## the reference run
==> flow/design.v (excerpt) <==
module circ(clk, reset, pushin, Xin, Rin, pushout, Yout);
input clk,reset,pushin;
input [23:0] Xin,Rin;
output pushout;
output [23:0] Yout;
reg [23:0] Xl,Rl;
reg V1;
reg [47:0] X2,R2,diff,Diff;
reg V2;
reg V3;
reg [24:0] res;
reg [26:0] rv;
always @(posedge(clk) or posedge(reset)) begin
  if(reset) begin
    V1<=0;
    Xl<=0;
    Rl<=0;
  end else begin
    V1<= pushin;
    Xl<= Xin;
    Rl<= Rin;
  end
end
always @(posedge(clk) or posedge(reset)) begin
  if(reset) begin
    V2 <= 0;
    X2 <= 0;
    R2 <= 0;
  end else begin
    V2 <= V1;
    X2 <= Xl*Xl;
    R2 <= Rl*Rl;
  end
end
always @(posedge(clk) or posedge(reset)) begin
 if(reset) begin
  V3 <= 0;
  Diff <= 0;
 end else begin
  V3 <= V2;
  Diff <= R2-X2;
 end
end
integer ix;
always @(*) begin
 res=0;
 rv=0;
 diff=Diff;
 for(ix=0; ix < 24; ix=ix+1) begin 
   rv = { rv[24:0], diff[47:46] };
   diff={ diff[45:0],2'b0};
   if( { 1'b0,res[23:0],2'b1 } <= rv ) begin
     rv=rv - { 1'b0,res[23:0],2'b1 };
  ...
For scale: roughly 11000 cells after synthesis, ~75000 um2 of cells after synthesis.
clock: 45.5 ns
lec_check: 0
abc_area: 1
cap_margin: 20
cell_pad_in_sites_detail_placement: 0
core_margin: 2
core_utilization: 72
cts_cluster_diameter: 216
gpl_timing_driven: 1
place_density: 0.64
setup_slack_margin: -2.0
slew_margin: 30
run.sh (not shown) runs the stock make flow with config.mk's settings and CLKGATE_MAP_FILE=.
No final results exist for the reference run, since it was stopped by error GRT-0116 during 5_1_grt.
The following lists how the trial run was set up differently from the reference run:
Settings: CELL_PAD_IN_SITES_DETAIL_PLACEMENT removed (was 0); SETUP_SLACK_MARGIN removed (was -2.0); CORE_UTILIZATION changed from 72 to 40; GPL_TIMING_DRIVEN removed (was 1); SLEW_MARGIN changed from 30 to 20; CTS_CLUSTER_DIAMETER removed (was 216); PLACE_DENSITY removed (was 0.64); ABC_AREA removed (was 1); the clock period (ns, I/O delays scaled along) changed from 45.5 to 80.0.
### Flow results
- The trial run was carried through to the last stage, and its layout satisfied the timing, DRC and antenna checks.
- The height of the die number comes out higher for the trial run vs the reference run.
- The cell count listed in synth_stat.txt reported for the trial run is smaller than that of the reference run by 23%.
- For the cell count after synthesis, the trial run came in 2449 lower than the reference run did.
- Instance count after placement with tap cells included (the trial run over the reference run): decrease, 3564
- The trial run — post-cts gate resize count about 80% lower, the reference run as reference
- The reference run -> the trial run: number of storage elements in the synthesis netlist delta 0, exact match
- The higher area of the chip came out of the trial run.
- Taking the reference run as the reference, in the trial run yosys-reported design area after synthesis now smaller; worst-case clock buffer depth barely changed; area fraction in full adders, half adders and majority gates increased by 2.8 points relative to the old numbers.

========
run 1:
Starting RTL as in the previous note.
export LEC_CHECK = 0
export CAP_MARGIN = 40
export CELL_PAD_IN_SITES_DETAIL_PLACEMENT = 2
export CELL_PAD_IN_SITES_GLOBAL_PLACEMENT = 1
export CORE_ASPECT_RATIO = 1.52
export CORE_MARGIN = 2
export CORE_UTILIZATION = 63
export GPL_ROUTABILITY_DRIVEN = 1
export GPL_TIMING_DRIVEN = 1
export MAX_ROUTING_LAYER = met4
export PLACE_DENSITY_LB_ADDON = 0.19
export SETUP_SLACK_MARGIN = 3.37
export SLEW_MARGIN = 5
export TNS_END_PERCENT = 10
create_clock -name core_clock -period 110.0 [get_ports {clk}]
The flow ended early for run 1: it failed with a tool error in 3_5_place_dp.
Inputs modified between run 1 and run 2:
Settings: PLACE_DENSITY_LB_ADDON: 0.19 -> unset; GPL_ROUTABILITY_DRIVEN: 1 -> unset; CAP_MARGIN: 40 -> 20; CELL_PAD_IN_SITES_DETAIL_PLACEMENT: 2 -> unset; SETUP_SLACK_MARGIN: 3.37 -> unset; GPL_TIMING_DRIVEN: 1 -> unset; MAX_ROUTING_LAYER: met4 -> unset; TNS_END_PERCENT: 10 -> unset; ABC_AREA: unset -> 1; SLEW_MARGIN: 5 -> 20; CELL_PAD_IN_SITES_GLOBAL_PLACEMENT: 1 -> unset; CORE_UTILIZATION: 63 -> 62; CORE_ASPECT_RATIO: 1.52 -> unset; the clock period (ns, I/O delays scaled along): 110.0 -> 88.9.
[summary]
Run 2 against run 1: core box area increased by about 9% relative to the old numbers; post-synthesis cell count from yosys went up about 30%. Arithmetic-cell share of the synthesized area counting full adders, half adders and majority gates (run 2 over run 1): decrease, 2.8 points. Relative to run 1, xor-xnor portion of the synthesized cell area decreased by 1.5 points in run 2. Summary — die span in x, run 2 relative to run 1: higher, by about 30%. Run 2: done, clean on timing, DRC and antenna. Run 1 got as far as 3_5_place_dp, where a tool error ended the run. | die span in y | run 2 vs run 1 | about 15% lower |. On summed instance area of the synthesized netlist, the lower figure sits with run 1, not run 2. Area of the die (higher): run 2.
Modified inputs, run 3 compared to run 2
Settings: CORE_UTILIZATION changed from 62 to 60; the clock period (ns, I/O delays scaled along) changed from 88.9 to 61.5.
[summary]
- Met2 track utilization from global routing: run 3 lower than run 2
- Going from run 2 to run 3, final wirelength down 2500 um, count of clock-net buffers in the final layout up 2.
- Run 3 vs run 2, worst-margin pin slew went down by 0.030 ns.
- Final clock period utilization by the worst path: run 3 vs run 2 up 6.4 points
- Summary of run 3 over run 2: number of well-tap cells placed shows an increase of 1.6%; number of failing hold endpoints at the final stage shows no meaningful change; sequential share of layout area shows no meaningful change; non-clock buffer count shows an increase of 138.
### run 3 -> run 4
Settings: changing CORE_UTILIZATION from 60 to 68; removing ABC_AREA (formerly 1); changing the clock period (ns, I/O delays scaled along) from 61.5 to 124.0.
Findings:
- Count of instances resized after the clock tree is built: run 4 vs run 3 down 10
- Between run 4 and run 3, the count of buffers from port buffering figures differ only marginally.
- Run 4 vs run 3 — wire length dropped 9.0%.
- Cell area | run 4 vs run 3 | run 4 smaller
- Ratio of final minimum period to clock period delta for run 4 relative to run 3: 12 points lower
- Compared with run 3, in run 4 count of clock-buffer cells in the layout -1; TritonCTS buffer count ~0 delta; pin count of the biggest net entering global routing -about 3.5%; number of buffers between clock root and the deepest sink ~0 delta.

========
Starting RTL as in the previous note.
clock: 29.0 ns
lec_check: 0
cap_margin: 20
cell_pad_in_sites_detail_placement: 0
core_aspect_ratio: 1.05
core_margin: 2
core_utilization: 68
gpl_timing_driven: 1
max_routing_layer: met4
setup_slack_margin: 4.36
slew_margin: 10
The starting point did not get past global routing on GRT-0116.
Rerun with:
Settings changed: CORE_ASPECT_RATIO 1.05 to unset, CORE_UTILIZATION 68 to 63, GPL_TIMING_DRIVEN 1 to 0, MAX_ROUTING_LAYER met4 to unset, SETUP_SLACK_MARGIN 4.36 to 5.0.
Clock period 29.0 ns to 44.8 ns, I/O delays scaled along.
Outcome: The changed run ran to the end with violations: setup timing. Die size rises by 7.8%. Synthesized area is unchanged. Synthesized cell count does not change.
Rerun with:
Settings changed: ABC_AREA set to 1, CAP_MARGIN 20 to 40, CORE_UTILIZATION 63 to 58, CTS_CLUSTER_DIAMETER set to 331, CTS_CLUSTER_SIZE set to 98, SLEW_MARGIN 10 to 0.
The new run reached the layout checks and failed them: setup timing. Count of clock-buffer cells in the layout is unchanged. Synthesized area is higher by about 7%. Hold slack stays flat.
Rerun with:
Settings changed: ABC_AREA 1 to unset, CAP_MARGIN 40 to 20, SLEW_MARGIN 0 to 10.
The changed run finished with setup timing left.
Final cell count fell by 20%.
Core utilization drops by 2.1 points.
Area after synthesis drops by 6.9%.
Wire length drops by 14%.
Worst setup slack degrades by 21 ns.
Clock skew decreases by 0.0076 ns.
Cell area decreases by 9.2%.
Count of clock-buffer cells in the layout rose by 2.
Die size fell by 6.8%.
Rerun with:
Settings changed: CAP_MARGIN 20 to 40, CELL_PAD_IN_SITES_DETAIL_PLACEMENT 0 to 1, CORE_MARGIN 2 to 5, CORE_UTILIZATION 58 to 63, CTS_CLUSTER_DIAMETER 331 to unset, CTS_CLUSTER_SIZE 98 to unset, GPL_ROUTABILITY_DRIVEN set to 0, SLEW_MARGIN 10 to 5, TNS_END_PERCENT set to 55.
What happened: This time the run ended with an error in detailed placement on DPL-0033; die area is lower by a few percent; synthesized area stays the same; synthesized cell count is unchanged.

========
Setup of birch:
Starting RTL as in the previous note.
make LEC_CHECK=0 CAP_MARGIN=20 CELL_PAD_IN_SITES_DETAIL_PLACEMENT=2 CELL_PAD_IN_SITES_GLOBAL_PLACEMENT=0 CORE_ASPECT_RATIO=1.14 CORE_MARGIN=3 CORE_UTILIZATION=42 CTS_CLUSTER_SIZE=61 GPL_ROUTABILITY_DRIVEN=0 HOLD_SLACK_MARGIN=0.28 MAX_ROUTING_LAYER=met4 MIN_ROUTING_LAYER=met2 PLACE_DENSITY_LB_ADDON=0.22 SETUP_SLACK_MARGIN=5.0 SLEW_MARGIN=20 TNS_END_PERCENT=45 finish   # period 68.3 ns
birch did not finish; the tool stopped in 5_1_grt with error GRT-0116.
Changes in oak relative to birch:
- GPL_ROUTABILITY_DRIVEN removed (was 0)
- MIN_ROUTING_LAYER removed (was met2)
- CELL_PAD_IN_SITES_DETAIL_PLACEMENT removed (was 2)
- CORE_ASPECT_RATIO removed (was 1.14)
- HOLD_SLACK_MARGIN removed (was 0.28)
- CORE_MARGIN changed from 3 to 2
- PLACE_DENSITY_LB_ADDON removed (was 0.22)
- TNS_END_PERCENT removed (was 45)
- CELL_PAD_IN_SITES_GLOBAL_PLACEMENT removed (was 0)
- MAX_ROUTING_LAYER removed (was met4)
- CORE_UTILIZATION changed from 42 to 40
- CTS_CLUSTER_SIZE removed (was 61)
- SETUP_SLACK_MARGIN removed (was 5.0)
- the clock period (ns, I/O delays scaled along) changed from 68.3 to 77.1
Notes after the runs:
- Looking only at floorplan core area, and setting everything else aside, the higher value of oak and birch goes to oak.
- Number of resized instances in the post-cts repair step ends up higher on birch.
- birch did not finish; a tool error ended it in 5_1_grt.
- oak closes out successfully: all stages finished, all timing, DRC and antenna checks passed.
- oak: die size is 0.0067 mm^2 higher than what birch reported.
